File: flow/config.mk
export PLATFORM = sky130hd
export DESIGN_NAME = ted
export DESIGN_NICKNAME = ted
export VERILOG_FILES = /design/flow/design.v
export SDC_FILE = /design/flow/constraint.sdc
export NUM_CORES = 4
export LEC_CHECK = 0
export CAP_MARGIN = 20
export CORE_MARGIN = 2
export CORE_UTILIZATION = 62
export SLEW_MARGIN = 20
File: flow/constraint.sdc
create_clock -name core_clock -period 5.95 [get_ports {clk}]
set_input_delay 1.1900 -clock core_clock [delete_from_list [all_inputs] [get_ports {clk}]]
set_output_delay 1.1900 -clock core_clock [all_outputs]
set_load 0.01 [all_outputs]
File: flow/design.v
`timescale 1ns / 1ps
module ted
(
	input         clk,				 
	input         reset,
	input  [15:0] addr_in,
	output [15:0] addr_out,
	input   [7:0] data_in,
	output  [7:0] data_out,
	input         rw,
	output        cpuclk,			 
	output  [6:0] color,				 
	output        csync,
	output reg    hsync,
	output reg    vsync,
	output reg    hblank,
	output reg    vblank_out,
	input         wide,
	output        ce_pix,
	output        irq,
	output        ba,
	output reg    cs_io,
	output reg    cs_ram,
	output reg    cs0,
	output reg    cs1,
	output reg    aec,
	output  [4:0] snd,
	output        pal,
	input   [7:0] k,
	input   [1:0] tvmode,
	output        cpuenable			 
);
parameter TIMER1LO=6'h00;
parameter TIMER1HI=6'h01;
parameter TIMER2LO=6'h02;
parameter TIMER2HI=6'h03;
parameter TIMER3LO=6'h04;
parameter TIMER3HI=6'h05;
parameter CONTROL1=6'h06;
parameter CONTROL2=6'h07;
parameter KEYLATCH=6'h08;
parameter IRQ		=6'h09;
parameter IRQEN	=6'h0A;
parameter RASTER	=6'h0B;
parameter CURPOSHI=6'h0C;
parameter CURPOSLO=6'h0D;
parameter CH1FREQLO=6'h0E;
parameter CH2FREQLO=6'h0F;
parameter CH2FREQHI=6'h10;
parameter SOUNDCTRL=6'h11;
parameter BMAPBASE=6'h12;
parameter CHARBASE=6'h13;
parameter VIDEOBASE=6'h14;
parameter BGCOLOR0=6'h15;
parameter BGCOLOR1=6'h16;
parameter BGCOLOR2=6'h17;
parameter BGCOLOR3=6'h18;
parameter EXCOLOR=6'h19;
parameter CHARPOSRELOADHI=6'h1A;
parameter CHARPOSRELOADLO=6'h1B;
parameter VSCANPOSHI=6'h1C;
parameter VSCANPOSLO=6'h1D;
parameter HSCANPOS=6'h1E;
parameter FLASH_VERTSUB=6'h1F;
parameter ROMEN=6'h3E;
parameter RAMEN=6'h3F;
localparam IDLE=3'b000,THALT1=3'b001,THALT2=3'b010,THALT3=3'b011,TDMA=3'b100;
reg [2:0] dma_state,dma_nextstate;			 
reg [15:0] timer1,timer1_reload;													 
reg [15:0] timer2;																			 
reg [15:0] timer3;																			 
reg test,ecm,bmm,den,rsel;										 
reg [2:0] yscroll;																				 
reg bmm_reg,ecm_reg;																	 
reg reverse,stop,mcm,csel;									          
reg [2:0] xscroll;																				 
reg reverse_reg,mcm_reg;																 
reg [7:0] keylatch;																			 
reg Cnt1Irq,Cnt2Irq,Cnt3Irq,RasterIrq;
wire LPIrq=1'b1;				 
reg enCnt1Irq,enCnt2Irq,enCnt3Irq,enRasterIrq;
wire enLPIrq=1'b0; 	 
reg [8:0] RasterCmp;																			 
reg [9:0] CursorPos;																			 
reg [9:0] Ch1Freq;																			 
reg [9:0] Ch2Freq;																			 
reg damode,ch2noise,ch2en,ch1en;										 
reg [3:0] volume;																				 
reg [2:0] bmapbase;																			 
reg charrom;																						 
reg [5:0] charbase;																			 
reg clkmode;																						 
reg [4:0] vmbase;																				 
reg [6:0] bgcolor0,bgcolor1,bgcolor2,bgcolor3,excolor;	 
reg [9:0] CharPosReload;																	 
reg [8:0] vcounter;							   											 
reg [8:0] hcounter;							   											 
reg [4:0] FlashCount;																			 
reg [2:0] VertSubCount;																		 
reg [7:0] refreshcounter;
reg refresh;
reg [3:0] phicounter;				    			 
reg phi;												 
reg singleclock;									 
reg [8:0] hcounter_next;
reg [8:0] vcounter_next;
reg [8:0] videoline;								 
reg [7:0] dataout_reg;							 
reg [7:0] data_in_reg;									 
reg [5:0] addr_in_reg;									 
reg [6:0] colorreg;								 
reg ramen;											 
reg t1stop,t2stop,t3stop;			 
reg resetRasterIrq, resetCnt1Irq,resetCnt2Irq,resetCnt3Irq;  
reg RasterIrqDone;									 
reg enabledisplay;									 
reg badline2;										 
reg ext_fetch;										 
reg char_fetch;										 
reg dma_window;										 
reg char_window;									 
reg inc_flashcount_window;						 
reg inc_vertsub_window;							 
reg inc_vertline_window;							 
reg hpos_0,hpos_8,hpos_154,hpos_172,hpos_288,hpos_295,hpos_296,hpos_303,hpos_304;
reg hpos_312,hpos_320,hpos_336,hpos_343,hpos_348,hpos_352,hpos_359,hpos_380,hpos_382;
reg hpos_384,hpos_391,hpos_392,hpos_400,hpos_407,hpos_424,hpos_431,hpos_432,hpos_440,hpos_1,hpos_321;
reg inc_charpos;									 
reg [15:0] addr_out_reg;								 
reg [15:0] tedaddress;									 
reg datahold;										 
reg VertSubActive;									 
reg tedwrite_delay;								 
reg csyncreg,palreg,equalization,eq1,eq2;		 
reg [9:0] videocounter;							 
reg inc_videocounter;								 
reg [9:0] videocounter_reload;				 
reg [9:0] CharPosition;							 
reg CharPosLatch;									 
reg latch_window;									 
reg latch_charposition;							 
reg [7:0] attr_buf [0:39];								 
reg [7:0] char_buf [0:39];								 
reg [7:0] nextchar,currentchar,waitingchar,pixelchar;	 
reg [7:0] nextattr,currentattr,waitingattr,pixelattr;	
reg [7:0] nextpixels,currentpixels,waitingpixels;
reg [7:0] pixelshiftreg;							 
reg [5:0] shiftcount;								 
reg verticalscreen;								 
reg widescreen,narrowscreen;				 
reg videoshift;										 
reg nextcursor,currentcursor,waitingcursor;   
reg [6:0] pixelcolor;									 
reg doubleshift;									 
reg dotfetch;												 
reg dotfetch_reg;									 
reg [2:0] xscroll_latch;							 
reg [2:0] yscroll_latch;							 
reg vblank;							 
reg refresh_inc;									 
reg stopreg;											 
reg [1:0] audiocycle;								 
reg [9:0] ch1count,ch2count;			 
reg ch1state,ch2state;						 
reg ch1stateclk_prev,ch2stateclk_prev;
reg [7:0] noisegen;								 
reg [4:0] digivolume;								 
reg [17:0] watchdog_ch1,watchdog_ch2;	 
integer i;
integer j;
integer n;
wire dphi;													 
wire [8:0] EOS,VS_START,VS_STOP,EQ_START,EQ_STOP,VBLANK_START,VBLANK_STOP;		 
wire tick8;													 
wire blanking;												 
wire lowrom,highrom;										 
wire irqpos;												 
wire io,tedreg,tedwrite;								 
wire badline;												 
wire attr_fetch_line;									 
wire tedlatch;												 
wire [7:0] charpointer,attrpointer;
wire multicolor;											 
wire pixelscreen;											 
wire ch1clk,ch2clk;										 
wire ch1stateclk,ch2stateclk;							 
wire ch1audio,ch2audio;									 
wire noise;													 
wire watchdog_ch1max,watchdog_ch2max;				 
wire cycle_end=(phicounter==15)?1'b1:1'b0;				 
wire single_cycle_end=(cycle_end & phi)?1'b1:1'b0;	 
always @(posedge clk) begin									 
	phicounter<=phicounter+1'd1;
	if(reset) begin								 
		phicounter<=4'b0;
	end
end
assign cpuclk = singleclock?phi:dphi;						 
assign dphi = phicounter[3];									 
assign cpuenable=(single_cycle_end)?1'b1:					 
						(cycle_end && !singleclock)?1'b1:
						1'b0;
always @(posedge clk) begin									 
	if (cycle_end)	phi<=~phi;											
	if(reset) begin								 
		phi<=1'b0;
	end
end
always @(posedge clk)											 
	begin
	if(single_cycle_end)											 
		singleclock<=((enabledisplay & ext_fetch) | refresh | clkmode | stop);		 
		if(reset) begin								 
		singleclock<=1'b0;
	end
end
always @(posedge clk)
	begin
	if(single_cycle_end)
		stopreg<=stop;
		if(reset) begin								 
		stopreg<=1'b0;
	end
end
always @(posedge clk)											 
	begin
	if(hpos_296)
		ext_fetch<=0;
	else if(hpos_400)
		ext_fetch<=1;
		if(reset) begin								 
		ext_fetch<=1'b0;
	end
end
assign attr_fetch_line=(videoline>=0 && videoline<203);
always @(posedge clk)											 
	begin
	if(hpos_336)
		refresh<=0;
	else if(hpos_296)
		refresh<=1;
		if(reset) begin								 
		refresh<=1'b0;
	end
end
always @(posedge clk)											 
	begin
	if(hpos_343)
		refresh_inc<=0;
	else if(hpos_303)
		refresh_inc<=1;
		if(reset) begin								 
		refresh_inc<=1'b0;
	end
end
always @(posedge clk)
	begin
		if(single_cycle_end & (refresh_inc|stopreg))
					refreshcounter<=refreshcounter+1'd1;
		else	if(hpos_431 & (videoline==0|refresh_inc|stopreg))
			refreshcounter<=8'h00;
		if(reset) begin								 
		refreshcounter<=8'h00;
	end
end
assign tick8=(phicounter[1:0]==3)?1'b1:1'b0;  
assign ce_pix = tick8;
always @(posedge clk)
	begin
		hcounter<=hcounter_next;
		vcounter<=vcounter_next;
		if(hpos_392)
			videoline<=vcounter;
		if(reset) begin								 
		hcounter<=9'b0;
		vcounter<=9'b0;
		videoline<=9'b0;
	end
end
always @*									 
	begin
	hcounter_next=hcounter;
		if (tedlatch & addr_in_reg[5:0]==HSCANPOS)								 
			begin
				hcounter_next=hcounter+1'd1;
				hcounter_next[8:3]=~data_in_reg[7:2];		 
			end
		else if (tick8 & ~stopreg)
			begin
				if (hcounter==9'd455)
					hcounter_next=9'd0;
				else
					hcounter_next=hcounter+1'd1;
			end
	end
always @*									 
	begin
	vcounter_next=vcounter;
		if(tedwrite & addr_in[5:1]==5'b01110)								 
			begin
			if(addr_in[0]==0)
				vcounter_next={data_in[0],vcounter[7:0]};
			else vcounter_next={vcounter[8],data_in};
			end
		else if(inc_vertline_window & single_cycle_end)
				begin
					if (vcounter==EOS)
							vcounter_next=0;
					else	vcounter_next=vcounter+1'd1;
				end
	end
always @(posedge clk)
	begin
	if(hpos_384)
		inc_vertline_window<=1;
	else if (single_cycle_end)
		inc_vertline_window<=0;
		if(reset) begin								 
		inc_vertline_window<=1'b0;
	end
end
always @(posedge clk) begin
	if(tedwrite)												 
		begin
		if (addr_in[5:0]==TIMER1LO)
			begin
				timer1[7:0]<=data_in;
				timer1_reload[7:0]<=data_in;
				t1stop<=1;
			end
		if (addr_in[5:0]==TIMER1HI)
			begin
				timer1[15:8]<=data_in;
				timer1_reload[15:8]<=data_in;
				t1stop<=0;
			end
		end
	if(phicounter==7 && ~phi & ~t1stop & ~stopreg)			 
		begin															
		if(timer1==0)											
			timer1<=timer1_reload-1'd1;
		else
			timer1<=timer1-1'd1;
		end
	if(reset) begin
		t1stop <= 1;
		timer1 <= 16'hFFFF;
	end
	if(reset) begin								 
		timer1_reload<=16'b0;
	end
end
always @(posedge clk) begin
	if(tedwrite)													 
		begin
		if (addr_in[5:0]==TIMER2LO)
			begin
				timer2[7:0]<=data_in;
				t2stop<=1;
			end
		if (addr_in[5:0]==TIMER2HI)
			begin
				timer2[15:8]<=data_in;
				t2stop<=0;
			end
		end
	else if(phicounter==15 && phi==0 && t2stop==0 && stopreg==0)		 
	begin
		timer2<=timer2-1'd1;
	end
	if(reset) begin
		t2stop <= 1;
		timer2 <= 16'hFFFF;
	end
end
always @(posedge clk) begin
	if(tedwrite)
		begin
		if (addr_in[5:0]==TIMER3LO)							 
			begin
				timer3[7:0]<=data_in;
				t3stop<=1;
			end
		if (addr_in[5:0]==TIMER3HI)
			begin
				timer3[15:8]<=data_in;
				t3stop<=0;
			end
		end
	if(phicounter==7 && phi==1 && t3stop==0 && stopreg==0)				 
		begin
		timer3<=timer3-1'd1;
		end
	if(reset) begin
		t3stop <= 1;
		timer3 <= 16'hFFFF;
	end
end
assign irqpos=(phicounter==4 & ~phi)?1'b1:1'b0;
always @(posedge clk)
	begin
	if(reset|resetCnt1Irq)
		Cnt1Irq<=0;
	else if(irqpos && timer1==0)
		Cnt1Irq<=1;
	end
always @(posedge clk)
	begin
	if(reset|resetCnt2Irq)
		Cnt2Irq<=0;
	else if(irqpos && timer2==0)
		Cnt2Irq<=1;
	end
always @(posedge clk)
	begin
	if(reset|resetCnt3Irq)
		Cnt3Irq<=0;
	else if(irqpos && timer3==0) 
		Cnt3Irq<=1;
	end
always @(posedge clk)
	begin
	if (reset|resetRasterIrq)
		RasterIrq<=0;
	else	if (RasterCmp==vcounter)
		begin
		if(~RasterIrqDone & tick8)			 
			begin
			RasterIrq<=1;
			RasterIrqDone<=1;
			end
		end
	else RasterIrqDone<=0;
		if(reset) begin								 
		RasterIrqDone<=1'b0;
	end
end
assign irq=~((enCnt1Irq & Cnt1Irq)|(enCnt2Irq & Cnt2Irq)| (enCnt3Irq & Cnt3Irq) | (enRasterIrq & RasterIrq) | (enLPIrq & LPIrq));
always @(posedge clk)
	begin
		if((singleclock & ~phi) | (dma_state==TDMA))
			aec<=0;
		else aec<=1;
		if(reset) begin								 
		aec<=0;
	end
end
assign ba=(dma_state==IDLE)?1'b1:1'b0;
assign badline=((yscroll_latch==videoline[2:0]) & enabledisplay & attr_fetch_line)?1'b1:1'b0;			 
always @(posedge clk)
	begin
	if(inc_vertline_window & single_cycle_end)
		begin
		if(badline)
			badline2<=1;
		else if(badline2)
			badline2<=0;
		end
		if(reset) begin								 
		badline2<=1'b0;
	end
end
always @(posedge clk)										 
	begin
	if(single_cycle_end)
		yscroll_latch<=yscroll;
		if(reset) begin								 
		yscroll_latch<=3'b0;
	end
end
always @(posedge clk)
	begin
	if(videoline==0 && den==1)
		enabledisplay<=1;
	if(videoline==204)
		enabledisplay<=0;
		if(reset) begin								 
		enabledisplay<=1'b0;
	end
end
always @(posedge clk)					 
	begin
	if(videoline==9'd204)
		char_fetch<=0;
	else if(badline2)
		char_fetch<=1;
		if(reset) begin								 
		char_fetch<=1'b0;
	end
end
always @(posedge clk)					 
	begin
	if(hpos_296)
		inc_charpos<=0;
	else if(hpos_432)
		inc_charpos<=1;
		if(reset) begin								 
		inc_charpos<=1'b0;
	end
end
always @(posedge clk)					 
	begin
	latch_charposition<=0;
	if(hpos_288)
		latch_window<=1;
	else if(single_cycle_end & latch_window)
		begin
		latch_window<=0;
		latch_charposition<=1;			 
		end
		if(reset) begin								 
		latch_charposition<=1'b0;
		latch_window<=1'b0;
	end
end
always @(posedge clk)
	begin
	if(hpos_392)
		begin
		if(VertSubCount==6)
			CharPosLatch<=1;				 
		else 
			CharPosLatch<=0;
		end
		if(reset) begin								 
		CharPosLatch<=1'b0;
	end
end
always @(posedge clk)					 
	begin
	if(tedwrite & addr_in[5:0]==CHARPOSRELOADHI)
			CharPosReload[9:8]<=data_in[1:0];
	else if(tedwrite & addr_in[5:0]==CHARPOSRELOADLO)
			CharPosReload[7:0]<=data_in;
	else if(hpos_392 & videoline==EOS)		 
			CharPosReload<=0;
	else if(CharPosLatch & latch_charposition & VertSubActive)				 
			CharPosReload<=CharPosition;
		if(reset) begin								 
		CharPosReload<=10'b0;
	end
end
always @(posedge clk)									 
	begin
	if(hpos_392)											 
		CharPosition<=0;
	else
		begin
		if(hpos_432 & enabledisplay & VertSubActive)										 
			CharPosition<=CharPosReload;
		else if(inc_charpos & single_cycle_end)
			CharPosition<=CharPosition+1'd1;
		end
		if(reset) begin								 
		CharPosition<=10'b0;
	end
end
always @(posedge clk)
	begin
	dma_state<=dma_nextstate;
		if(reset) begin								 
		dma_state<=IDLE;
	end
end
always @*
	begin
	dma_nextstate=dma_state;
	case(dma_state)
	IDLE:		begin	
				if((badline|badline2) & dma_window)
					dma_nextstate=THALT1;
				end
	THALT1:	begin
				if((badline|badline2) & dma_window & single_cycle_end)
					dma_nextstate=THALT2;
				else if (~dma_window | ~(badline|badline2))
					dma_nextstate=IDLE;
				end
	THALT2:	begin
				if((badline|badline2) & dma_window & single_cycle_end)
					dma_nextstate=THALT3;
				else if (~dma_window | ~(badline|badline2))
					dma_nextstate=IDLE;
				end
	THALT3:	begin
				if((badline|badline2) & dma_window & single_cycle_end)
					dma_nextstate=TDMA;
				else if (~dma_window | ~(badline|badline2))
					dma_nextstate=IDLE;
				end
	TDMA:		begin
				if (~dma_window | ~(badline|badline2))
					dma_nextstate=IDLE;
				end
	default:	dma_nextstate=IDLE;
	endcase	
	end
always @(posedge clk)
	begin
	if(hpos_407 & tick8)
		dma_window<=1;
	else if(hpos_295 & tick8)
		dma_window<=0;
		if(reset) begin								 
		dma_window<=1'b0;
	end
end
always @(posedge clk)				 
	begin
	if(enabledisplay)
		begin
		if(hpos_296 | shiftcount==6'd40)
			inc_videocounter<=0;
		else if(hpos_432)
			inc_videocounter<=1;
		end
		if(reset) begin								 
		inc_videocounter<=1'b0;
	end
end
always @(posedge clk)
	begin
	if(hpos_392 & videoline==EOS)	 
		videocounter_reload<=0;
		else if(inc_videocounter && hcounter_next == 9'd432 && tick8)  
		videocounter_reload<=videocounter+1'd1;
	else if(VertSubCount==6 && latch_charposition && enabledisplay)			 
		videocounter_reload<=videocounter;
		if(reset) begin								 
		videocounter_reload<=10'b0;
	end
end	
always @(posedge clk)						 
	begin
	if(enabledisplay)
		begin
		if(hpos_432)
			videocounter<=videocounter_reload;
		else if(inc_videocounter & single_cycle_end)							 
			videocounter<=videocounter+1'd1;
		end
		if(reset) begin								 
		videocounter<=10'b0;
	end
end
always @(posedge clk)
	begin
	if(single_cycle_end)
		begin
		if(inc_videocounter)
			begin
			if(badline)	begin									 
				attr_buf[0]<=data_in;
				end
			else begin
				attr_buf[0]<=attr_buf[39];
				end
			for(i=1;i<40;i=i+1) begin
				attr_buf[i]<=attr_buf[i-1];
				end
			nextattr<=attr_buf[39];
			shiftcount<=shiftcount+1'd1;
			if(((CursorPos==CharPosition) && VertSubActive) || (CursorPos==0 && CharPosition==0))					 
				nextcursor<=1;
			else nextcursor<=0;
			end
		else begin
			nextattr<=0;
			shiftcount<=0;
			end
		end
		if(reset) begin								 
		for(i=0;i<=39;i=i+1) attr_buf[i]<=8'd0;
		nextattr<=8'b0;
		shiftcount<=6'b0;
		nextcursor<=1'b0;
	end
end
always @(posedge clk)
	begin
	if(single_cycle_end)
		begin
		if(inc_videocounter)
			begin
			if(badline2) begin
				char_buf[0]<=data_in;
				nextchar<=data_in;
				end
			else begin
				char_buf[0]<=char_buf[39];
				nextchar<=char_buf[39];
				end
			for(j=1;j<40;j=j+1) begin
				char_buf[j]<=char_buf[j-1];
				end
			end 	
		else begin
			nextchar<=0;
			end
		end
		if(reset) begin								 
		for(i=0;i<=39;i=i+1) char_buf[i]<=8'd0;
		nextchar<=8'b0;
	end
end
always @(posedge clk)							 
	begin
	if(hpos_304)
		char_window<=0;
	else if(hpos_440 & enabledisplay)
		char_window<=1;
		if(reset) begin								 
		char_window<=1'b0;
	end
end
always @(posedge clk)								 
	begin
	if(char_window)
		begin
		if(hpos_440)
			nextpixels<=0;
		else if(cycle_end & ~phi)
			nextpixels<=data_in;
		end
		if(reset) begin								 
		nextpixels<=8'b0;
	end
end
always @(posedge clk)
	begin
	if(hpos_392)					
		inc_vertsub_window<=1;
	else if(single_cycle_end)
		inc_vertsub_window<=0;
	if (hpos_380 & badline)													 
		VertSubActive<=1;
	else if (~enabledisplay)												 
		VertSubActive<=0;
		if(reset) begin								 
		inc_vertsub_window<=1'b0;
		VertSubActive<=1'b0;
	end
end
always @(posedge clk)
		begin
			if(tedwrite && addr_in[5:0]==FLASH_VERTSUB)					 
				VertSubCount<=data_in[2:0];
			else 
				if(inc_vertsub_window & single_cycle_end)					 
						if (videoline==0)											 
							VertSubCount<=3'd7;
						else if(enabledisplay & VertSubActive) 
							VertSubCount<=VertSubCount+1'd1;					 
			if(reset) begin								 
		VertSubCount<=3'b0;
	end
end
always @(posedge clk)
	begin
	if(hpos_348)
		inc_flashcount_window<=1;
	else if(single_cycle_end)
		inc_flashcount_window<=0;
	if(tedwrite && addr_in[5:0]==FLASH_VERTSUB)
			FlashCount[3:0]<=data_in[6:3];
	else if(videoline==205 & inc_flashcount_window & single_cycle_end)
			FlashCount<=FlashCount+1'd1;
		if(reset) begin								 
		inc_flashcount_window<=1'b0;
		FlashCount<=5'b0;
	end
end
always @(hcounter)
	begin
	hpos_0=0;
	hpos_1=0;
	hpos_8=0;
	hpos_154=0;
	hpos_172=0;
	hpos_288=0;
	hpos_295=0;
	hpos_296=0;
	hpos_303=0;
	hpos_304=0;
	hpos_312=0;
	hpos_320=0;
	hpos_321=0;
	hpos_336=0;
	hpos_343=0;
	hpos_348=0;
	hpos_352=0;
	hpos_359=0;
	hpos_380=0;
	hpos_382=0;
	hpos_384=0;
	hpos_391=0;
	hpos_392=0;
	hpos_400=0;
	hpos_407=0;
	hpos_424=0;
	hpos_431=0;
	hpos_432=0;
	hpos_440=0;
	case (hcounter)
				0:		hpos_0=1;				 
				1:    hpos_1=1;
				8:		hpos_8=1;				 
				154:  hpos_154=1;				 
				172:	hpos_172=1;				 
				288:	hpos_288=1;				 
				295:	hpos_295=1;				 
				296:	hpos_296=1;				 
				303:	hpos_303=1;				 
				304:  hpos_304=1;				 
				312:	hpos_312=1;				 
				320: 	hpos_320=1;				 
				321:  hpos_321=1;
				336:  hpos_336=1;				 
				343:	hpos_343=1;				 
				348:	hpos_348=1;				 
				352:	hpos_352=1;				 
				359:	hpos_359=1;				 
				380:	hpos_380=1;
				382:	hpos_382=1;				 
				384:	hpos_384=1;				 
				391: 	hpos_391=1;	
				392:	hpos_392=1;				 
				400:  hpos_400=1;				 
				407:	hpos_407=1;				 
				424:	hpos_424=1;				 
				431:	hpos_431=1;				 
				432:	hpos_432=1;				 
				440:  hpos_440=1;				 
				default:;
	endcase				
end
always @(posedge clk)									 
	begin
		if(rsel==1) begin
			if(videoline==9'd4)					 
				verticalscreen<=1;
			else if (videoline==9'd204)			 
				verticalscreen<=0;
		 end
		else begin
			if(videoline==9'd8)					 
				verticalscreen<=1;
			else if(videoline==9'd200)			 
				verticalscreen<=0;
		end
		if(reset) begin								 
		verticalscreen<=1'b0;
	end
end
always @(posedge clk)									 
	begin
		if(enabledisplay & verticalscreen) 
			begin 
				if(hpos_320 & tick8)
					widescreen<=0;
				else if (hpos_0 & tick8)
					widescreen<=1;
				if(hpos_312 & tick8)
					narrowscreen<=0;
				else if (hpos_8 & tick8)
					narrowscreen<=1;
			end
		if(reset) begin								 
		widescreen<=1'b0;
		narrowscreen<=1'b0;
	end
end
always @(posedge clk)
	begin
	if (hpos_312)
		videoshift<=0;
	else if(enabledisplay & hpos_440)
		videoshift<=1;
		if(reset) begin								 
		videoshift<=1'b0;
	end
end
always @(posedge clk)						 
	begin
	if(hpos_440)
		begin
		waitingattr<=0;
		waitingchar<=0;
		waitingpixels<=0;
		currentattr<=0;
		currentchar<=0;
		currentpixels<=0;
		end
	else if(cycle_end & videoshift)
		begin
		if(phi)
			begin
			currentchar<=nextchar;
			waitingchar<=currentchar;
			currentattr<=nextattr;
			waitingattr<=currentattr;
			waitingpixels<=currentpixels;
			currentcursor<=nextcursor;
			waitingcursor<=currentcursor;
			end
		else if(~phi)
			currentpixels<=nextpixels;
		end
		if(reset) begin								 
		waitingattr<=8'b0;
		waitingchar<=8'b0;
		waitingpixels<=8'b0;
		currentattr<=8'b0;
		currentchar<=8'b0;
		currentpixels<=8'b0;
		currentcursor<=1'b0;
		waitingcursor<=1'b0;
	end
end
wire cursor=(waitingcursor & ~FlashCount[4]);
always @(posedge clk)										 
	begin
	if (single_cycle_end)
		begin
		xscroll_latch<=xscroll;
		ecm<=ecm_reg;
		bmm<=bmm_reg;
		reverse<=reverse_reg;
		mcm<=mcm_reg;
		end
		if(reset) begin								 
		xscroll_latch<=3'b0;
		ecm<=1'b0;
		bmm<=1'b0;
		reverse<=1'b0;
		mcm<=1'b0;
	end
end
always @(posedge clk)										 
	begin
	if(videoshift | widescreen)												 
		begin
		if(tick8)									
			begin
				doubleshift<=~doubleshift;
				if(hcounter[2:0] == xscroll_latch)				 
					begin
					doubleshift<=0;
					if(cursor & ~bmm & ~ecm & ~mcm)		 
						pixelshiftreg<=waitingpixels^8'hFF;
					else pixelshiftreg<=waitingpixels;
					pixelattr<=waitingattr;					 
					pixelchar<=waitingchar;
					end
				else
					begin
					if(~multicolor)
						pixelshiftreg<={pixelshiftreg[6:0],1'b0};
					else if(doubleshift)											 
						pixelshiftreg<={pixelshiftreg[5:0],2'b0};
					end
			end
		end
	else pixelshiftreg<=0;									 
		if(reset) begin								 
		doubleshift<=1'b0;
		pixelshiftreg<=8'b0;
		pixelattr<=8'b0;
		pixelchar<=8'b0;
	end
end
assign pixelscreen=(csel)?widescreen:narrowscreen;					 
assign multicolor= mcm & (ecm | pixelattr[3] | bmm);			 
always @*									 
	begin
	pixelcolor=bgcolor0;
	if(pixelscreen & enabledisplay)
		begin
			if (~bmm & ~ecm) 				 
				begin
				if(~multicolor)					 
					begin
					if((reverse|mcm)?pixelshiftreg[7]:(pixelshiftreg[7]& ~(pixelattr[7] & FlashCount[4]))^pixelchar[7])
						pixelcolor=pixelattr[6:0];
					end
				else 
					begin						 
						case(pixelshiftreg[7:6])
							2'b00:	pixelcolor=bgcolor0;
							2'b01:	pixelcolor=bgcolor1;
							2'b10:	pixelcolor=bgcolor2;
							2'b11:	pixelcolor={pixelattr[6:4],1'b0,pixelattr[2:0]};
						endcase
					end				
				end
			else if (~mcm & ~bmm & ecm)		 
				begin
					if(pixelshiftreg[7])
						pixelcolor=pixelattr[6:0];
					else begin
						case(pixelchar[7:6])
							2'b00:	pixelcolor=bgcolor0;
							2'b01:	pixelcolor=bgcolor1;
							2'b10:	pixelcolor=bgcolor2;
							2'b11:	pixelcolor=bgcolor3;
						endcase
					end	
				end
			else if(~mcm & bmm & ~ecm)			 
				begin
				if(pixelshiftreg[7])
					pixelcolor={pixelattr[2:0],pixelchar[7:4]};
				else pixelcolor={pixelattr[6:4],pixelchar[3:0]};
				end
			else if(mcm & bmm & ~ecm)		  
				begin
				case(pixelshiftreg[7:6])
							2'b00:	pixelcolor=bgcolor0;
							2'b01:	pixelcolor={pixelattr[2:0],pixelchar[7:4]};
							2'b10:	pixelcolor={pixelattr[6:4],pixelchar[3:0]};
							2'b11:	pixelcolor=bgcolor1;
						endcase
				end
			else										 
				begin
				pixelcolor=7'b0;
				end
		end
	else
			pixelcolor=excolor;
	end
always @(posedge clk)						 
	begin
	if (tick8)
		if(~blanking)
		colorreg<=pixelcolor;
		else colorreg<=0;
		if(reset) begin								 
		colorreg<=7'b0;
	end
end
assign pal = !tvmode ? !palreg : tvmode[0];
assign EOS = pal?9'd311:9'd261;					 
assign VS_START = pal?9'd254:9'd229;			 
assign VS_STOP = pal?9'd257:9'd232; 			 
assign EQ_START = pal?9'd251:9'd226;			 
assign EQ_STOP = pal?9'd260:9'd235;				 
assign VBLANK_START = pal?9'd251:9'd226; 		 
assign VBLANK_STOP = pal?9'd269:9'd244;		 
always @(posedge clk)								 
	begin
	csyncreg<=(equalization)?(eq1&eq2)^vsync:hsync;
		if(reset) begin								 
		csyncreg<=1'b0;
	end
end
always @(posedge clk)								 
	begin
	if (videoline==VS_START && hpos_400)
		vsync<=1;
	else if (videoline==VS_STOP && hpos_400)
		vsync<=0;
		if(reset) begin								 
		vsync<=0;
	end
end
always @(posedge clk)								 
	begin
	if(videoline==EQ_START && hpos_400)
		equalization<=1;
	else if (videoline==EQ_STOP && hpos_400)
		equalization<=0;
		if(reset) begin								 
		equalization<=1'b0;
	end
end
always @(posedge clk)								 
	begin
	if(hpos_154)
		eq1<=0;
	else if (hpos_172)
		eq1<=1;
	if(hpos_382)
		eq2<=0;
	else if (hpos_400)
		eq2<=1;
		if(reset) begin								 
		eq1<=1'b1;
		eq2<=1'b1;
	end
end
always @(posedge clk)								 
	begin
	if(hpos_359)
		hsync<=0;
	else if (hpos_391)
		hsync<=1;
		if(reset) begin								 
		hsync<=0;
	end
end
always @(posedge clk) begin							 
	if((wide && hpos_1) || (~wide && hpos_424)) begin										
		if(videoline==VBLANK_STOP) vblank_out<=0;
		hblank<=0;
	end else if((wide && hpos_321) || (~wide && hpos_352)) begin		 
		if(videoline==VBLANK_START) vblank_out<=1;
		hblank<=1;
	end
	if(reset) begin								 
		vblank_out<=0;
		hblank<=0;
	end
end
always @(posedge clk)							 
	begin
	if(videoline==VBLANK_STOP)
		vblank<=0;
	else if(videoline==VBLANK_START)
		vblank<=1;
		if(reset) begin								 
		vblank<=1'b0;
	end
end
assign blanking=hblank|vblank;
assign csync=csyncreg;
assign color=colorreg;
always @(posedge clk)		 
	begin
case (phicounter)			 
	1:		begin	
				cs_io<=1;
				cs_ram<=1;
				cs0<=1;
				cs1<=1;
			end
	7:		if(io) cs_io<=0;
			else if(~tedreg) begin
				cs_ram<=0;
				if(rw & ((~ramen & ~dotfetch_reg) | (charrom & dotfetch_reg ))) begin	 
					cs0<=~lowrom;	          
					cs1<=~highrom;           
					cs_ram<=lowrom|highrom;  
				end
			end
	endcase
	if(reset) begin								 
		cs_io<=1;
		cs_ram<=1;
		cs0<=1;
		cs1<=1;
	end
	end
assign lowrom=(addr_in[15:14]==2'b10);							 
assign highrom=(addr_in[15:14]==2'b11);							 
assign io=(addr_in[15:8]==8'hFD || addr_in[15:8]==8'hFE);	 
assign tedreg=(addr_in[15:6]==10'b1111111100 && (addr_in[5]==0 || addr_in[5:1]==7'b11111));		 
assign addr_out=(~aec)?addr_out_reg:16'hffff;
always @(posedge clk)
	begin
		if(cycle_end)
			begin
			addr_out_reg<=tedaddress;
			dotfetch_reg<=dotfetch;
			end
		if(reset) begin								 
		addr_out_reg<=0;
		dotfetch_reg<=1'b0;
	end
end
assign charpointer=(inc_videocounter)?((badline2)?data_in:char_buf[39]):8'd0;	
always @*
	begin
	tedaddress=16'hffff;
	dotfetch=0;
	if(phi==0)						 
		begin
		if(dma_state==TDMA)
			tedaddress={vmbase,(badline)?1'b0:1'b1,videocounter};				 
		end
	else  
		begin						  
		if(refresh_inc|stopreg)				 
			tedaddress={8'hff,refreshcounter};
		else if(inc_charpos & char_fetch)
			begin
			dotfetch=1;
			if(~bmm)				 
				begin
				tedaddress=(~reverse)?{charbase[5:0],charpointer[6:0],VertSubCount}:{charbase[5:1],charpointer,VertSubCount};
				tedaddress[10:9]=(ecm)?2'b00:tedaddress[10:9];
				end
			else
				tedaddress={bmapbase,CharPosition,VertSubCount};	 
			end
		end
	end
assign tedwrite=tedreg&~rw&cycle_end;		 
assign tedlatch=tedwrite_delay & (phicounter==3);		 
always @(posedge clk)
	begin
		if(tedwrite)
			tedwrite_delay<=1;
		else if (phicounter==3)
			tedwrite_delay<=0;
		if(reset) begin								 
		tedwrite_delay<=1'b0;
	end
end
always @(posedge clk)
	begin
	if(reset) ramen <= 0;
	resetRasterIrq<=1'b0;
	resetCnt1Irq<=1'b0;
	resetCnt2Irq<=1'b0;
	resetCnt3Irq<=1'b0;
	if (tedwrite)											 
		begin
		data_in_reg<=data_in;
		addr_in_reg<=addr_in[5:0];
			case(addr_in[5:0])
				CONTROL1:	 
							begin
							test<=data_in[7];
							ecm_reg<=data_in[6];
							bmm_reg<=data_in[5];
							den<=data_in[4];
							rsel<=data_in[3];
							yscroll<=data_in[2:0];
							end
				CONTROL2:	 
							begin
							reverse_reg<=data_in[7];
							palreg<=data_in[6];
							stop<=data_in[5];
							mcm_reg<=data_in[4];
							csel<=data_in[3];
							xscroll<=data_in[2:0];
							end
				KEYLATCH:	 
							keylatch<=k[7:0];
				IRQ:			 
							begin
							resetCnt3Irq<=data_in[6];
							resetCnt2Irq<=data_in[4];
							resetCnt1Irq<=data_in[3];
							resetRasterIrq<=data_in[1];
							end
				IRQEN:		 
							begin
							enCnt3Irq<=data_in[6];
							enCnt2Irq<=data_in[4];
							enCnt1Irq<=data_in[3];
							enRasterIrq<=data_in[1];
							RasterCmp[8]<=data_in[0];
							end
				RASTER:		 
							RasterCmp[7:0]<=data_in;
				CURPOSHI:	 
							CursorPos[9:8]<=data_in[1:0];
				CURPOSLO:	 
							CursorPos[7:0]<=data_in;
				CH1FREQLO:	 
							Ch1Freq[7:0]<=data_in;
				CH2FREQLO:	 
							Ch2Freq[7:0]<=data_in;
				CH2FREQHI:	 
							Ch2Freq[9:8]<=data_in[1:0];
				SOUNDCTRL:	 
							begin
							damode<=data_in[7];
							ch2noise<=data_in[6];
							ch2en<=data_in[5];
							ch1en<=data_in[4];
							volume<=data_in[3:0];
							end
				BMAPBASE:	 
							begin
							bmapbase<=data_in[5:3];
							charrom<=data_in[2];
							Ch1Freq[9:8]<=data_in[1:0];
							end
				CHARBASE:	 
							begin
							charbase<=data_in[7:2];
							clkmode<=data_in[1];
							end
				VIDEOBASE:	 
							vmbase<=data_in[7:3];
				BGCOLOR0:	 
							bgcolor0<=7'h7f;
				BGCOLOR1:	 
							bgcolor1<=7'h7f;
				BGCOLOR2:	 
							bgcolor2<=7'h7f;
				BGCOLOR3:	 
							bgcolor3<=7'h7f;
				EXCOLOR:		 
							excolor<=7'h7f;
				ROMEN:		ramen<=1'b0;
				RAMEN:		ramen<=1'b1;
				default:;
			endcase
		end
	else if (tedlatch)			 
		case(addr_in_reg[5:0])
				BGCOLOR0:	 
							bgcolor0<=data_in_reg[6:0];
				BGCOLOR1:	 
							bgcolor1<=data_in_reg[6:0];
				BGCOLOR2:	 
							bgcolor2<=data_in_reg[6:0];
				BGCOLOR3:	 
							bgcolor3<=data_in_reg[6:0];
				EXCOLOR:		 
							excolor<=data_in_reg[6:0];
				default:;
		endcase
		if(reset) begin								 
		resetRasterIrq<=0;
		resetCnt1Irq<=0;
		resetCnt2Irq<=0;
		resetCnt3Irq<=0;
		data_in_reg<=0;
		addr_in_reg<=0;
		test<=1'b0;
		ecm_reg<=1'b0;
		bmm_reg<=1'b0;
		den<=1'b0;
		rsel<=1'b0;
		yscroll<=3'b0;
		reverse_reg<=1'b0;
		palreg<=1'b0;
		stop<=1'b0;
		mcm_reg<=1'b0;
		csel<=1'b0;
		xscroll<=3'b0;
		keylatch<=8'hff;
		enCnt3Irq<=1'b0;
		enCnt2Irq<=1'b0;
		enCnt1Irq<=1'b0;
		enRasterIrq<=1'b0;
		RasterCmp<=9'b0;
		CursorPos<=10'b0;
		Ch1Freq<=10'b0;
		Ch2Freq<=10'b0;
		damode<=1'b0;
		ch2noise<=1'b0;
		ch2en<=1'b0;
		ch1en<=1'b0;
		volume<=4'b0;
		bmapbase<=3'b0;
		charrom<=1'b0;
		charbase<=6'b0;
		clkmode<=1'b0;
		vmbase<=5'b0;
		bgcolor0<=7'b0;
		bgcolor1<=7'b0;
		bgcolor2<=7'b0;
		bgcolor3<=7'b0;
		excolor<=7'b0;
	end
end
always @(posedge clk)
	begin
	if(tedreg & rw)
		begin
		if(phicounter==7)										 
			begin
				case(addr_in[5:0])
				TIMER1LO:	 
							dataout_reg<=timer1[7:0];
				TIMER1HI:	 
							dataout_reg<=timer1[15:8];
				TIMER2LO:	 
							dataout_reg<=timer2[7:0];
				TIMER2HI:	 
							dataout_reg<=timer2[15:8];
				TIMER3LO:	 
							dataout_reg<=timer3[7:0];
				TIMER3HI:	 
							dataout_reg<=timer3[15:8];
				CONTROL1:	 
							begin
							dataout_reg[7]<=test;
							dataout_reg[6]<=ecm;
							dataout_reg[5]<=bmm;
							dataout_reg[4]<=den;
							dataout_reg[3]<=rsel;
							dataout_reg[2:0]<=yscroll;
							end
				CONTROL2:	 
							begin
							dataout_reg[7]<=reverse;
							dataout_reg[6]<=~pal;
							dataout_reg[5]<=stop;
							dataout_reg[4]<=mcm;
							dataout_reg[3]<=csel;
							dataout_reg[2:0]<=xscroll;
							end
				KEYLATCH:	 
							begin
							dataout_reg<=keylatch;
							end
				IRQ:			 
							begin
							dataout_reg[7]<=~irq;
							dataout_reg[6]<=Cnt3Irq;
							dataout_reg[4]<=Cnt2Irq;
							dataout_reg[3]<=Cnt1Irq;
							dataout_reg[2]<=LPIrq;			 
							dataout_reg[1]<=RasterIrq;
							end
				IRQEN:		 
							begin
							dataout_reg[6]<=enCnt3Irq;
							dataout_reg[4]<=enCnt2Irq;
							dataout_reg[3]<=enCnt1Irq;
							dataout_reg[2]<=enLPIrq;			 
							dataout_reg[1]<=enRasterIrq;
							dataout_reg[0]<=RasterCmp[8];
							end
				RASTER:		 
							dataout_reg<=RasterCmp[7:0];
				CURPOSHI:	 
							dataout_reg[1:0]<=CursorPos[9:8];
				CURPOSLO:	 
							dataout_reg<=CursorPos[7:0];
				CH1FREQLO:	 
							dataout_reg<=Ch1Freq[7:0];
				CH2FREQLO:	 
							dataout_reg<=Ch2Freq[7:0];
				CH2FREQHI:	 
							begin
							dataout_reg[7]<=1'b0;				 
							dataout_reg[1:0]<=Ch2Freq[9:8];
							end
				SOUNDCTRL:  
							begin
							dataout_reg[7]<=damode;
							dataout_reg[6]<=ch2noise;
							dataout_reg[5]<=ch2en;
							dataout_reg[4]<=ch1en;
							dataout_reg[3:0]<=volume;
							end
				BMAPBASE:   
							begin
							dataout_reg[5:3]<=bmapbase;
							dataout_reg[2]<=charrom;
							dataout_reg[1:0]<=Ch1Freq[9:8];
							end
				CHARBASE:   
							begin
							dataout_reg[7:2]<=charbase;
							dataout_reg[1]<=clkmode;
							dataout_reg[0]<=~ramen;
							end
				VIDEOBASE:  
							dataout_reg[7:3]<=vmbase;
				BGCOLOR0:  
							dataout_reg[6:0]<=bgcolor0;
				BGCOLOR1:  
							dataout_reg[6:0]<=bgcolor1;
				BGCOLOR2:  
							dataout_reg[6:0]<=bgcolor2;
				BGCOLOR3:  
							dataout_reg[6:0]<=bgcolor3;
				EXCOLOR:  
							dataout_reg[6:0]<=excolor;
				CHARPOSRELOADHI:  
							dataout_reg[1:0]<=CharPosReload[9:8];
				CHARPOSRELOADLO:  
							dataout_reg<=CharPosReload[7:0];
				VSCANPOSHI:	 
							dataout_reg[0]<=vcounter[8];
				VSCANPOSLO:  
							dataout_reg<=vcounter[7:0];
				HSCANPOS:	 
							dataout_reg<={hcounter[8:2],1'b0};
				FLASH_VERTSUB:  
							begin
							dataout_reg[6:3]<=FlashCount[3:0];
							dataout_reg[2:0]<=VertSubCount;
							end
				ROMEN:	 
							dataout_reg<=8'h00;
				RAMEN:	 
							dataout_reg<=8'h00;
				default:;
				endcase
			end
		else if(phicounter==10)								 
			datahold<=1;
		end
	if(phicounter==1)
		begin
		datahold<=0;
		dataout_reg<=8'hff;
		end
		if(reset) begin								 
		dataout_reg<=8'hff;
		datahold<=1'b0;
	end
end
assign data_out=(datahold)?dataout_reg:8'hff;
assign snd=(ch1audio ? digivolume : 5'd0)+(ch2audio ? digivolume : 5'd0);  
always @(posedge clk)						 
	begin
	if(single_cycle_end)
		audiocycle<=audiocycle+1'd1;
		if(reset) begin								 
		audiocycle<=2'b0;
	end
end
assign ch1clk=single_cycle_end&(audiocycle==2'b11);		 
assign ch2clk=single_cycle_end&(audiocycle==2'b01);		 
always @(posedge clk)
	begin
	if(ch1clk)
		begin
		if((ch1count==10'h3ff) || damode)
			ch1count<=Ch1Freq+1'd1;
		else	ch1count<=ch1count+1'd1;
		end
		if(reset) begin								 
		ch1count<=10'b0;
	end
end
assign ch1stateclk=(ch1count==10'h3ff)?1'b1:1'b0;
always @(posedge clk)	 
	begin
	ch1stateclk_prev<=ch1stateclk;
	if(damode|watchdog_ch1max)							 
		ch1state<=0;
	else if(~ch1stateclk_prev & ch1stateclk)		 
				ch1state<=~ch1state;						 
		if(reset) begin								 
		ch1stateclk_prev<=1'b0;
		ch1state<=1'b0;
	end
end
assign ch1audio=(ch1en)?~ch1state:1'b0;		 
always @(posedge clk)									 
	begin
	if((~ch1stateclk_prev & ch1stateclk)|watchdog_ch1max)		 
		watchdog_ch1<=0;
	else if(ch1clk)										 
		watchdog_ch1<=watchdog_ch1+1'd1;
		if(reset) begin								 
		watchdog_ch1<=18'b0;
	end
end
assign watchdog_ch1max=(watchdog_ch1==18'd188416)?1'b1:1'b0;	
always @(posedge clk)
	begin
	if(ch2clk)
		begin
		if((ch2count==10'h3ff) || damode)
			ch2count<=Ch2Freq+1'd1;
		else	ch2count<=ch2count+1'd1;
		end
		if(reset) begin								 
		ch2count<=10'b0;
	end
end
assign ch2stateclk=(ch2count==10'h3ff)?1'b1:1'b0;
always @(posedge clk)	 
	begin
	ch2stateclk_prev<=ch2stateclk;
	if(damode)												 
		ch2state<=0;
	else if(~ch2stateclk_prev & ch2stateclk)		 
				ch2state<=~ch2state;						 
		if(reset) begin								 
		ch2stateclk_prev<=1'b0;
		ch2state<=1'b0;
	end
end
assign ch2audio=(ch2en)?~ch2state:noise;		 
always @(posedge clk)									 
	begin
	if((~ch2stateclk_prev & ch2stateclk)|watchdog_ch2max)		 
		watchdog_ch2<=0;
	else if(ch2clk)										 
		watchdog_ch2<=watchdog_ch2+1'd1;
		if(reset) begin								 
		watchdog_ch2<=18'b0;
	end
end
assign watchdog_ch2max=(watchdog_ch2==18'd188416)?1'b1:1'b0;	
always @(posedge clk)
	begin
	if(damode)
		noisegen<=0;
	else if(~ch2stateclk_prev & ch2stateclk)
		begin
		for(n=1;n<8;n=n+1)
			begin
			noisegen[n]<=noisegen[n-1];
			end
		noisegen[0]<=1'b1^noisegen[7]^noisegen[5]^noisegen[4]^noisegen[1];
		end
		if(reset) begin								 
		noisegen<=8'b0;
	end
end
assign noise=(ch2noise)?noisegen[0]:1'b0;		 
always @*								 
	begin
	case (volume)
				0: digivolume=0;
				1: digivolume=1;
				2: digivolume=3;
				3: digivolume=5;
				4: digivolume=7;
				5: digivolume=9;
				6: digivolume=11;
				7: digivolume=13;
		default:	digivolume=15;
	endcase
	end
endmodule
File: flow/run.sh
#!/bin/bash
# the make line also repeats each setting of config.mk as NAME=value (left out here)
make -C /OpenROAD-flow-scripts/flow DESIGN_CONFIG=/design/flow/config.mk WORK_HOME=/design/flow/orfs CLKGATE_MAP_FILE= finish
==> flow.log, run 1 <==
[metrics] run summary
[metrics] Core ar.: 82,100 sq um
[metrics] count of TritonRoute iterations in the first routing pass: 6
[metrics] post-layout instance area: 56,700 sq um
[metrics] tool warnings: 64
[metrics] number of hold violations in the final report: 0
[metrics] areal power density over the cells: 286 nW/um^2
[metrics] number of endpoints failing setup at the final stage: 0
[metrics] nature of the critical path startpoint: primary input
[metrics] data arrival time at the worst-slack endpoint: 5.04 ns
[metrics] power group with the largest share: registers
[metrics] post-synthesis instance area: 51,400 sq um
[metrics] warnings from Yosys: 3
[metrics] Switching Fraction: 0.220
[metrics] share of the synthesized area in the top cell type: 0.464
[metrics] first-pass GRT wire length: 240,000 um
[metrics] Syn-to-layout area delta: 10.3%
[metrics] total negative slack for setup checks: 0 ns
[metrics] Yosys Instances: 6,580
[metrics] gate count after technology mapping: 6,580
[metrics] worst hold endpoint: Cnt1Irq$_SDFFE_PP0P_
[metrics] required time of the critical path: 6.47 ns
[metrics] sequential area share after synthesis: 0.464
[metrics] most instantiated cells after synthesis: sky130_fd_sc_hd__nand2_1 (1,869), sky130_fd_sc_hd__dfxtp_1 (1,193), sky130_fd_sc_hd__a21oi_1 (948), sky130_fd_sc_hd__clkbuf_1 (452), sky130_fd_sc_hd__nor2_1 (366)
[metrics] power share of the sequential group: 0.493
[metrics] result of the run: finished clean
[metrics] aggregate global routing overflow: 0
[metrics] average routed wire per standard cell: 20.4 um
[metrics] type of the worst setup path: in -> reg
[metrics] floorplan die height: 292 um
[metrics] clock share of power: 0.480
[metrics] post-synthesis chip area from yosys: 51,400 sq um
[metrics] drt first-iter violations: 4,881
[metrics] worst relative slew slack: 0.233
[metrics] area share of xor/xnor cells in the synthesized design: 0.0211
[metrics] number of cells on the worst reg-to-reg path: 8
[metrics] multiplexer share of the synthesized area: 0.0367
[metrics] R2R Path Start: hcounter[1]$_SDFF_PP0_
[metrics] Peak supply drop: 0.286 mV
[metrics] post-synthesis share of cell area spent on and, or, nand and nor gates: 0.251
[metrics] combinational family with the most area after synthesis: simple AND/OR/NAND/NOR gates
[metrics] remaining design rule violation count: 0
[metrics] capturing instance or port of the critical path: dataout_reg[7]$_SDFFE_PP1P_
[metrics] initial antenna violation count: 2
[metrics] power dissipated by switching net loads: 3.57 mW
[metrics] count leader, synth: sky130_fd_sc_hd__nand2_1
[metrics] Clock Tree Buf Depth: 3
[metrics] number of global-route vias before repair: 42,200
[metrics] CP peak stage delay: 1.11 ns
[metrics] final antenna-violating net count: 0
[metrics] clock group power: 7.80 mW
[metrics] launch instance of the worst min-delay path: resetCnt1Irq$_SDFF_PP0_
[metrics] dominant cells by area after synthesis: sky130_fd_sc_hd__dfxtp_1 (46%), sky130_fd_sc_hd__nand2_1 (14%), sky130_fd_sc_hd__a21oi_1 (9.2%)
[metrics] total global-route track usage: 0.351
[metrics] tally of buffers added on design ports: 89
[metrics] sum of routed wire length over all layers: 154,000 um
[metrics] H-tree Lvls: 3
[metrics] worst flop-to-flop path endpoint: videocounter[2]$_SDFFE_PP0P_
[metrics] total number of nets in the final design: 6,441
[metrics] placement-stage cell area: 52,600 sq um
[metrics] cell depth of the worst min-delay path: 1
[metrics] die area: 85,300 sq um
[metrics] post-synthesis compound-gate area fraction: 0.176
[metrics] Layout Skew: 0.0814 ns
[metrics] final period demand of the worst path: 4.52 ns
[metrics] CTS tree: built
[metrics] most frequently used flop master after synthesis: sky130_fd_sc_hd__dfxtp_1
[metrics] Util after Layout: 0.691
[metrics] P_seq: 8.01 mW
[metrics] cell type contributing the most total cell area after synthesis: sky130_fd_sc_hd__dfxtp_1
[metrics] clock insertion delay at the later pin of the skew report: 0.73 ns
[metrics] part of the cycle the worst path needs: 0.760
[metrics] Num Clock Sinks: 1,193
[metrics] static leakage: 18.9 nW
[metrics] number of distinct library cells after synthesis: 97
[metrics] total half-perimeter wirelength after legalization and detailed placement: 102,000 um
[metrics] CTS root buffer: sky130_fd_sc_hd__clkbuf_16
[metrics] number of setup buffers added after CTS: 0
[metrics] max frequency: 221 MHz
[metrics] post-synthesis sequential element count: 1,193
[metrics] startpoint of the worst setup timing path: addr_in[0]
[metrics] Die Width: 292 um
[metrics] average instance area after synthesis: 7.82 sq um
[metrics] detailed-route via count: 46,300
[metrics] clock-pin slew reported for the worst setup and hold paths after clock tree synthesis: 0.06 ns
[metrics] post-synth tally of flip-flops with integrated enable: 0
[metrics] Comb group: 430 uW
[metrics] CTS Buf Count: 116
[metrics] share of async-settable or async-resettable flops after synthesis: 0
[metrics] largest fanout on the critical path: 22
[metrics] Worst Tran Pin Value: 1.12 ns
[metrics] cell-internal power: 12.7 mW
[metrics] combinational share of power: 0.026
[metrics] Hold Crit Class: reg -> reg
[metrics] maximum number of pins on one net before global-route repair: 270
[metrics] floorplan core density: 0.627
[metrics] weighted congestion at the end of routability-driven global placement: 1.03
[metrics] post-cts resize count: 0
[metrics] number of max-slew violations in the final report: 0
[metrics] post-detailed-route via-to-cell ratio: 6.14
[metrics] flop-to-flop setup slack: 1.95 ns
[metrics] crit-path cells: clkdlybuf4s50_1, nor2_1, buf_4, and2_0, a2111oi_0, nand4_1, nor3_1, o211ai_1
[metrics] buffering stage count on the worst path with inverters included: 2
[metrics] adder-cell share of the synthesized area: 0.00914
[metrics] # IOs: 90
[metrics] Syn Nets: 6,655
[metrics] number of max-cap violations: 0
[metrics] highest-delay cell along the critical path: sky130_fd_sc_hd__clkdlybuf4s50_1
[metrics] CP Capture Type: flip-flop
[metrics] family with the most delay on the worst path: buffers and inverters
[metrics] number of hold buffers added after cts: 0
[metrics] std cell rows: 105
[metrics] RSZ-0062 raised after global routing: false
[metrics] depth of the critical timing path with buffers and inverters included: 8
[cell type report]
class / count / area, sq um
diodes: 2 / 5.00
inverters: 53 / 199
multi-input cells: 4820 / 25500
clock inverters: 48 / 761
flip-flops and latches: 1193 / 23900
well taps: 1070 / 1340
fillers: 6739 / 25400
repair buffers: 182 / 1700
clock buffers: 168 / 3370
[routing by layer]
layer	wire [um]	track usage	part of all wire
met1	64000	0.478	0.42
met2	68100	0.541	0.44
met3	13200	0.0559	0.086
met4	8470	0.178	0.055
met5	19	0	0.00012
[metrics by stage]
stage / hold slack, ns / std cells / power (mW) / setup WS, ns
finish: 0.386 / 7536 / 16.2 / 1.43
floorplan: 0.373 / 6580 / 8.43 / 2.49
detailed placement: 0.384 / 7317 / 8.60 / 1.03
global route: 0.407 / 7534 / 16.7 / 1.40
CTS: 0.390 / 7533 / 16.3 / 1.52
global placement: 0.374 / 7316 / 8.60 / 1.16
==> inputs of run 2 (changes only) <==
Settings changed: ABC_AREA from default to 1, CORE_UTILIZATION 62 to 68, PLACE_DENSITY from default to 0.39.
Clock period 5.95 ns to 7.18 ns, I/O delays scaled along.
==> run 2 against run 1 <==
Compared with the run above:
- still clean on timing, DRC and antenna
- final cell count increased by 7.4%
- wire length increased by 5.1%
- sequential power decreased by 17%
- area after synthesis decreased by 0.27%
- first-iteration DRC count increased by 29%
- die area decreased by 8.9%
- design area decreased by 0.39%
- clock skew decreased by 0.015 ns
- total power decreased by 17%
- critical path depth increased by 2
- critical path type is now reg -> reg
- largest power group unchanged
==> flow.log, run 2 <==
[metrics] run summary
[metrics] post-synthesis instance area: 51,300 sq um
[metrics] data arrival time at the worst-slack endpoint: 5.17 ns
[metrics] count leader, synth: sky130_fd_sc_hd__nor2_1
[metrics] combinational share of power: 0.032
[metrics] most instantiated cells after synthesis: sky130_fd_sc_hd__nor2_1 (1,732), sky130_fd_sc_hd__dfxtp_1 (1,193), sky130_fd_sc_hd__o21ai_0 (1,020), sky130_fd_sc_hd__nand2_1 (902), sky130_fd_sc_hd__inv_1 (521)
[metrics] power share of the sequential group: 0.491
[metrics] launch instance of the worst min-delay path: resetCnt1Irq$_SDFF_PP0_
[metrics] layout filler cell count: 5,551
[metrics] weighted congestion at the end of routability-driven global placement: 1.15
[metrics] Syn-to-layout area delta: 10.1%
[metrics] number of setup buffers added after CTS: 0
[metrics] final antenna-violating net count: 0
[metrics] type of the worst setup path: reg -> reg
[metrics] average instance area after synthesis: 7.18 sq um
[metrics] number of endpoints failing setup at the final stage: 0
[metrics] number of placed cells counting well taps: 7,882
[metrics] number of cells on the worst reg-to-reg path: 10
[metrics] Place WS: 2.43 ns
[metrics] worst relative slew slack: 0.249
[metrics] gate count after technology mapping: 7,150
[metrics] Num Clock Sinks: 1,193
[metrics] met3 routed WL: 16,100 um
[metrics] final period demand of the worst path: 4.58 ns
[metrics] largest fanout on the critical path: 237
[metrics] required time of the critical path: 7.77 ns
[metrics] buffering stage count on the worst path with inverters included: 3
[metrics] number of hold violations in the final report: 0
[metrics] post-synthesis chip area from yosys: 51,300 sq um
[metrics] number of global-route vias before repair: 45,300
[metrics] Antenna Cells: 0
[metrics] tally of buffers added on design ports: 89
[metrics] Clock Tree Buf Depth: 3
[metrics] combinational family with the most area after synthesis: simple AND/OR/NAND/NOR gates
[metrics] result of the run: finished clean
[metrics] number of max-slew violations in the final report: 0
[metrics] count of TritonRoute iterations in the first routing pass: 9
[metrics] Peak supply drop: 0.291 mV
[metrics] H-tree Lvls: 3
[metrics] post-synthesis compound-gate area fraction: 0.185
[metrics] die area: 77,700 sq um
[metrics] floorplan core density: 0.688
[metrics] crit-path cells: ha_1, nand2_1, nor2_2, inv_2, nor2_4, nand2_4, buf_12, buf_4, o21ai_0, nor2_1
[metrics] post-layout worst setup margin: 2.60 ns
[metrics] warnings from Yosys: 3
[metrics] post-synth tally of flip-flops with integrated enable: 0
[metrics] CTS tree: built
[metrics] Layout Skew: 0.0662 ns
[metrics] initial antenna violation count: 3
[metrics] detailed-route via count: 49,300
[metrics] nature of the critical path startpoint: flip-flop
[metrics] total number of nets in the final design: 7,104
[metrics] startpoint of the worst setup timing path: phicounter[0]$_SDFF_PP0_
[metrics] static leakage: 22.1 nW
[metrics] R2R Path Start: phicounter[0]$_SDFF_PP0_
[metrics] Hold Crit Class: reg -> reg
[metrics] post-synthesis sequential element count: 1,193
[metrics] CTS root buffer: sky130_fd_sc_hd__clkbuf_16
[metrics] register area: 23,900 sq um
[metrics] aggregate global routing overflow: 0
[metrics] number of hold buffers added after cts: 0
[metrics] cell depth of the worst min-delay path: 1
[metrics] met2 wirelength from detailed routing: 71,700 um
[metrics] number of distinct library cells after synthesis: 66
[metrics] sequential area share after synthesis: 0.465
[metrics] Die Width: 279 um
[metrics] power dissipated by switching net loads: 3.04 mW
[metrics] share of async-settable or async-resettable flops after synthesis: 0
[metrics] clock group power: 6.44 mW
[metrics] first-pass GRT wire length: 249,000 um
[metrics] capturing instance or port of the critical path: char_buf[5][5]$_SDFFE_PP0P_
[metrics] Core ar.: 74,600 sq um
[metrics] cell-internal power: 10.5 mW
[metrics] flop-to-flop setup slack: 2.60 ns
[metrics] adder-cell share of the synthesized area: 0.00917
[metrics] highest-delay cell along the critical path: sky130_fd_sc_hd__nand2_4
[metrics] max frequency: 218 MHz
[metrics] cell type contributing the most total cell area after synthesis: sky130_fd_sc_hd__dfxtp_1
[metrics] area share of xor/xnor cells in the synthesized design: 0.0149
[metrics] Worst Tran Pin Value: 1.13 ns
[metrics] final standard cell count with taps included and fillers excluded: 8,093
[metrics] post-synthesis share of cell area spent on and, or, nand and nor gates: 0.254
[metrics] depth of the critical timing path with buffers and inverters included: 10
[metrics] number of max-cap violations: 0
[metrics] Util after Layout: 0.758
[metrics] part of the cycle the worst path needs: 0.638
[metrics] family with the most delay on the worst path: simple AND/OR/NAND/NOR gates
[metrics] share of the synthesized area in the top cell type: 0.465
[metrics] total half-perimeter wirelength after legalization and detailed placement: 110,000 um
[metrics] average routed wire per standard cell: 20.0 um
[metrics] power group with the largest share: registers
[metrics] CP Capture Type: flip-flop
[metrics] std cell rows: 100
[metrics] worst flop-to-flop path endpoint: char_buf[5][5]$_SDFFE_PP0P_
[metrics] area of the multi-input gates: 23,800 sq um
[metrics] clock share of power: 0.477
[metrics] drt first-iter violations: 6,301
[metrics] clock-pin slew reported for the worst setup and hold paths after clock tree synthesis: 0.06 ns
[metrics] maximum number of pins on one net before global-route repair: 250
[metrics] CP peak stage delay: 0.56 ns
[metrics] areal power density over the cells: 239 nW/um^2
[metrics] Power Total: 13.5 mW
[metrics] most frequently used flop master after synthesis: sky130_fd_sc_hd__dfxtp_1
[metrics] Comb group: 437 uW
[metrics] remaining design rule violation count: 0
[metrics] Yosys Instances: 7,150
[metrics] Syn Nets: 7,225
[metrics] Switching Fraction: 0.225
[metrics] total global-route track usage: 0.403
[metrics] total negative slack for setup checks: 0 ns
[metrics] worst hold endpoint: Cnt1Irq$_SDFFE_PP0P_
[metrics] floorplan die height: 279 um
[metrics] tool warnings: 61
[metrics] met1 routed wirelength after detailed routing: 62,600 um
[metrics] multiplexer share of the synthesized area: 0
[metrics] dominant cells by area after synthesis: sky130_fd_sc_hd__dfxtp_1 (47%), sky130_fd_sc_hd__nor2_1 (13%), sky130_fd_sc_hd__o21ai_0 (9.9%)
[metrics] RSZ-0062 raised after global routing: false
[metrics] post-detailed-route via-to-cell ratio: 6.09
[metrics] top routing layer in use: met5
[metrics] P_seq: 6.63 mW
[metrics] # IOs: 90
[metrics] post-cts resize count: 0
[metrics] sum of routed wire length over all layers: 162,000 um
[metrics] CTS Buf Count: 114
[metrics] clock insertion delay at the later pin of the skew report: 0.73 ns
-- run 2: routing by layer --
metal  GRT usage  vias up
li1            -    23300
met1       0.515    22900
met2       0.632     2566
met3      0.0787      583
met4       0.245        4
met5           0        -
-- run 2: final cells by class --
type | instances | area share
Timing Repair Buffer | 146 | 0.0254
Clock buffer | 155 | 0.0580
Tap cell | 969 | 0.0215
Multi-Input combinational cell | 5027 | 0.422
Sequential cell | 1193 | 0.423
Inverter | 547 | 0.0366
Clock inverter | 56 | 0.0144
-- run 2: metrics by stage --
step / hold slack [ns] / cell area (sq um)
after floorplan: 0.368 / 51300
after global placement: 0.373 / 52400
after detailed placement: 0.377 / 52400
after CTS: 0.386 / 56500
after global routing: 0.399 / 56500
final: 0.385 / 56500
==> inputs of run 3 (changes only) <==
Settings changed: ABC_AREA 1 to 0, CORE_ASPECT_RATIO from default to 0.99, CORE_UTILIZATION 68 to 64, MAX_ROUTING_LAYER from default to met5, PLACE_DENSITY 0.39 to default, PLACE_DENSITY_LB_ADDON from default to 0.09.
Clock period 7.18 ns to 4.09 ns, I/O delays scaled along.
==> run 3 against run 2 <==
Compared with the run above:
- area after synthesis up 0.27%
- still clean
- final cell count down 6.6%
- first-iteration DRC count down 16%
- core utilization down 4.1 points
- non-clock buffer count up 87
- critical path depth down 1
- wire length down 4.2%
- clock power up 68%
==> flow.log, run 3 <==
[metrics] run summary
[metrics] Switching Fraction: 0.224
[metrics] family with the most delay on the worst path: adder cells
[metrics] multiplexer share of the synthesized area: 0.0367
[metrics] aggregate global routing overflow: 0
[metrics] adder-cell share of the synthesized area: 0.00914
[metrics] power dissipated by switching net loads: 5.18 mW
[metrics] power share of the sequential group: 0.504
[metrics] drt first-iter violations: 5,312
[metrics] Hold Crit Class: reg -> reg
[metrics] count leader, synth: sky130_fd_sc_hd__nand2_1
[metrics] largest fanout on the critical path: 4
[metrics] clock insertion delay at the later pin of the skew report: 0.73 ns
[metrics] CTS root buffer: sky130_fd_sc_hd__clkbuf_16
[metrics] type of the worst setup path: reg -> out
[metrics] most used routing layer: met2
[metrics] share of the synthesized area in the top cell type: 0.464
[metrics] areal power density over the cells: 405 nW/um^2
[metrics] number of global-route vias before repair: 42,900
[metrics] number of max-cap violations: 0
[metrics] floorplan core density: 0.646
[metrics] number of max-slew violations in the final report: 0
[metrics] worst relative slew slack: 0.236
[metrics] part of the cycle the worst path needs: 0.950
[metrics] number of setup buffers added after CTS: 0
[metrics] Layout Skew: 0.0644 ns
[metrics] total number of nets in the final design: 6,491
[metrics] cell-internal power: 17.9 mW
[metrics] worst hold endpoint: Cnt2Irq$_SDFFE_PP0P_
[metrics] met2 Usage GRT: 0.568
[metrics] RSZ-0062 raised after global routing: false
[metrics] H-tree Lvls: 3
[metrics] Comb group: 647 uW
[metrics] first-pass GRT wire length: 241,000 um
[metrics] final period demand of the worst path: 3.89 ns
[metrics] tool warnings: 65
[metrics] P_seq: 11.7 mW
[metrics] Die Width: 289 um
[metrics] number of endpoints failing setup at the final stage: 0
[metrics] number of hold buffers added after cts: 0
[metrics] nature of the critical path startpoint: flip-flop
[metrics] Clock Tree Buf Depth: 3
[metrics] CTS Buf Count: 115
[metrics] number of hold violations in the final report: 0
[metrics] dominant cells by area after synthesis: sky130_fd_sc_hd__dfxtp_1 (46%), sky130_fd_sc_hd__nand2_1 (14%), sky130_fd_sc_hd__a21oi_1 (9.2%)
[metrics] post-synthesis instance area: 51,400 sq um
[metrics] tightest hold margin: 0.402 ns
[metrics] layout filler cell count: 6,228
[metrics] Syn Nets: 6,655
[metrics] most instantiated cells after synthesis: sky130_fd_sc_hd__nand2_1 (1,869), sky130_fd_sc_hd__dfxtp_1 (1,193), sky130_fd_sc_hd__a21oi_1 (948), sky130_fd_sc_hd__clkbuf_1 (452), sky130_fd_sc_hd__nor2_1 (366)
[metrics] share of async-settable or async-resettable flops after synthesis: 0
[metrics] warnings from Yosys: 3
[metrics] data arrival time at the worst-slack endpoint: 3.07 ns
[metrics] global routing met1 resource utilization: 0.491
[metrics] average instance area after synthesis: 7.82 sq um
[metrics] clock share of power: 0.468
[metrics] required time of the critical path: 3.27 ns
[metrics] Peak supply drop: 0.389 mV
[metrics] combinational family with the most area after synthesis: simple AND/OR/NAND/NOR gates
[metrics] remaining design rule violation count: 0
[metrics] die area: 82,700 sq um
[metrics] maximum number of pins on one net before global-route repair: 221
[metrics] CP peak stage delay: 0.52 ns
[metrics] detailed-route via count: 47,100
[metrics] CTS tree: built
[metrics] capturing instance or port of the critical path: snd[4]
[metrics] post-synthesis compound-gate area fraction: 0.176
[metrics] initial antenna violation count: 4
[metrics] launch instance of the worst min-delay path: resetCnt2Irq$_SDFF_PP0_
[metrics] buffering stage count on the worst path with inverters included: 2
[metrics] clock group power: 10.8 mW
[metrics] post-detailed-route via-to-cell ratio: 6.22
[metrics] total global-route track usage: 0.366
[metrics] highest-delay cell along the critical path: sky130_fd_sc_hd__clkdlybuf4s50_1
[metrics] sequential area share after synthesis: 0.464
[metrics] static leakage: 19.2 nW
[metrics] tally of buffers added on design ports: 89
[metrics] R2R Path Start: hcounter[1]$_SDFF_PP0_
[metrics] crit-path cells: mux2_2, nor2_1, ha_1, inv_1, fa_1, nor2b_1, o21ai_0, nand2b_1, clkdlybuf4s50_1
[metrics] startpoint of the worst setup timing path: ch2en$_SDFFE_PP0P_
[metrics] post-synthesis share of cell area spent on and, or, nand and nor gates: 0.251
[metrics] std cell rows: 103
[metrics] routing usage on met3: 0.0661
[metrics] average routed wire per standard cell: 20.5 um
[metrics] Num Clock Sinks: 1,193
[metrics] max frequency: 257 MHz
[metrics] post-synthesis chip area from yosys: 51,400 sq um
[metrics] combinational share of power: 0.028
[metrics] post-synth tally of flip-flops with integrated enable: 0
[metrics] worst flop-to-flop path endpoint: videocounter[8]$_SDFFE_PP0P_
[metrics] Core ar.: 79,600 sq um
[metrics] cell depth of the worst min-delay path: 1
[metrics] number of cells on the worst reg-to-reg path: 8
[metrics] flop-to-flop setup slack: 0.71 ns
[metrics] result of the run: finished clean
[metrics] area share of xor/xnor cells in the synthesized design: 0.0211
[metrics] gate count after technology mapping: 6,580
[metrics] final antenna-violating net count: 0
[metrics] total negative slack for setup checks: 0 ns
[metrics] # IOs: 90
[metrics] Yosys Instances: 6,580
[metrics] post-synthesis sequential element count: 1,193
[metrics] count of TritonRoute iterations in the first routing pass: 8
[metrics] weighted congestion at the end of routability-driven global placement: 1.07
[metrics] sum of routed wire length over all layers: 155,000 um
[metrics] number of distinct library cells after synthesis: 97
[metrics] Syn-to-layout area delta: 11.0%
[metrics] power group with the largest share: registers
[metrics] Worst Tran Pin Value: 1.15 ns
[metrics] most frequently used flop master after synthesis: sky130_fd_sc_hd__dfxtp_1
[metrics] area of the multi-input gates: 25,500 sq um
[metrics] register area: 23,900 sq um
[metrics] CP Capture Type: output pin
[metrics] total half-perimeter wirelength after legalization and detailed placement: 105,000 um
[metrics] post-cts resize count: 0
[metrics] floorplan die height: 286 um
[metrics] cell type contributing the most total cell area after synthesis: sky130_fd_sc_hd__dfxtp_1
[metrics] clock-pin slew reported for the worst setup and hold paths after clock tree synthesis: 0.06 ns
[metrics] depth of the critical timing path with buffers and inverters included: 9
-- run 3: layout make-up --
type / count / area share
multi-input combinational: 4820 / 0.446
sequential: 1193 / 0.418
clock buffer: 160 / 0.0579
timing repair buffer: 233 / 0.0406
tap: 1050 / 0.0230
clock inverter: 51 / 0.0109
inverter: 53 / 0.00348
antenna: 1 / 0.0000438
-- run 3: per-layer routing --
layer  vias up  wire [um]
met5         -         27
met4         4       8370
met3       443      13700
met2      2082      69600
met1     22300      63300
li1      22200          -
-- run 3: metrics by stage --
step                       util  power (mW)  worst slack, ns  instance area, sq um  cells
after floorplan               -        12.3            0.998                 51400   6580
after global placement    0.668        12.5            0.238                 53200   7349
after detailed placement  0.668        12.5            0.140                 53200   7349
after CTS                 0.717        23.2           0.0533                 57100   7560
after global routing      0.717        23.7           0.0882                 57100   7560
final                     0.717        23.1            0.204                 57100   7561
Power figures rest on the tool's default switching activity, not on a simulated workload.
